north:
==> flow/design.v <==
`timescale 1ns/1ns
 `timescale 1ns/1ns
module signed_shifter (input wire [4-1:0] i,
                       input wire signed [16:0] D,
                       output reg signed [16:0] Q);
always @ *
begin
Q = D >>> i;  
end
endmodule
 `timescale 1ns/1ns
module rotator (
    input wire clk,
    input wire rst,
    input wire signed  [16:0]    x_i,
    input wire signed  [16:0]    y_i,
    output wire signed [16:0]    x_o,
    output wire signed [16:0]    y_o
    );
    parameter integer iteration             = 0;  
    parameter signed [16:0] tangle = 0;  
    reg signed [16:0] x_1;
    reg signed [16:0] y_1;
    wire signed [16:0] x_i_shifted;
    wire signed [16:0] y_i_shifted;
    signed_shifter x_shifter(iteration,x_i,x_i_shifted);
    signed_shifter y_shifter(iteration,y_i,y_i_shifted);
    always @ (posedge clk)
        if (rst) begin
            x_1 <= 0;
            y_1 <= 0;
            end else begin
            if (y_i > 0) begin   
                x_1 <= x_i + y_i_shifted;  
                y_1 <= y_i - x_i_shifted;  
                end else begin
                x_1 <= x_i - y_i_shifted;  
                y_1 <= y_i + x_i_shifted;  
            end
        end
        assign x_o = x_1;
        assign y_o = y_1;
endmodule
 `timescale 1ns/1ns
module cordic (
    input wire clk,
    input wire rst,
    input wire                        valid_i,
    input wire signed [16:0]    x_i,
    input wire signed [16:0]    y_i,
    output wire                        valid_o,
    output wire signed [16:0]    x_o,
    output wire signed [16:0]    y_o
    );
    function [16:0] tanangle;
        input [3:0] i;
        begin
            case (i)
                4'b0000: tanangle = 17'd25735;     
                4'b0001: tanangle = 17'd15192;     
                4'b0010: tanangle = 17'd8027;      
                4'b0011: tanangle = 17'd4075;      
                4'b0100: tanangle = 17'd2045;      
                4'b0101: tanangle = 17'd1024;      
                4'b0110: tanangle = 17'd512;       
                4'b0111: tanangle = 17'd256;       
                4'b1000: tanangle = 17'd128;       
                4'b1001: tanangle = 17'd64;        
                4'b1010: tanangle = 17'd32;        
                4'b1011: tanangle = 17'd16;        
                4'b1100: tanangle = 17'd8;         
                4'b1101: tanangle = 17'd4;         
                4'b1110: tanangle = 17'd2;         
                4'b1111: tanangle = 17'd1;         
            endcase
        end
    endfunction
    wire signed [16:0] x [16-1:0];
    wire signed [16:0] y [16-1:0];
    assign x[0]    = x_i < 0  ? -x_i 
                                : x_i;
    assign y[0]    = y_i < 0  ? -y_i
                                : y_i;
    assign x_o     = x[16-1];
    assign y_o     = y[16-1];
    reg [16-2:0] valid_pipe;
    always @ (posedge clk)
        if (rst)
            valid_pipe <= 0;
        else
            valid_pipe <= {valid_pipe[16-3:0], valid_i};
    assign valid_o = valid_pipe[16-2];
    genvar i;
    generate
    for(i = 0;i<16-1;i = i+1)
    begin
        rotator #(.iteration(i), .tangle(tanangle(i))) U (clk,rst,x[i],y[i],x[i+1],y[i+1]);
    end
    endgenerate
endmodule
clock: 2.54 ns
lec_check: 0
abc_area: 1
cap_margin: 20
core_margin: 2
core_utilization: 72
cts_cluster_diameter: 400
cts_cluster_size: 100
place_density: 0.42
setup_slack_margin: 0.58
slew_margin: 20
run.sh (not shown) runs the stock make flow with config.mk's settings and CLKGATE_MAP_FILE=.
north did not run to completion, as it errored out during detailed placement (3_5_place_dp).
The inputs of south differ from those of north as listed below.
Settings: a deleted CTS_CLUSTER_SIZE that had been 100; a deleted ABC_AREA that had been 1; a deleted SETUP_SLACK_MARGIN that had been 0.58; a change of CORE_UTILIZATION from 72 to 64; a deleted CTS_CLUSTER_DIAMETER that had been 400; a deleted PLACE_DENSITY that had been 0.42; a change of the clock period (ns, I/O delays scaled along) from 2.54 to 3.07.
--- outcome ---
Between north and south, the floorplan-stage core utilization is lower for south.
Floorplan check, south vs north: die outline larger in south
Number of placement rows (higher): south
Going from north to south, mean post-synth cell area moved up; synthesized netlist cell count moved down; chip area estimate from yosys synthesis moved down.
south against north: number of cell instances after yosys synthesis decreased by about 20% relative to the old numbers, multiplexer share of the synthesized area went up.
When south is measured against north, its placeable core area turns out 4100 um2 higher.
south: DPL-0038 in global routing (5_1_grt) -> run aborted
| die boundary width | south vs north | about 3.4% higher |
On area after synthesis, north loses to south.
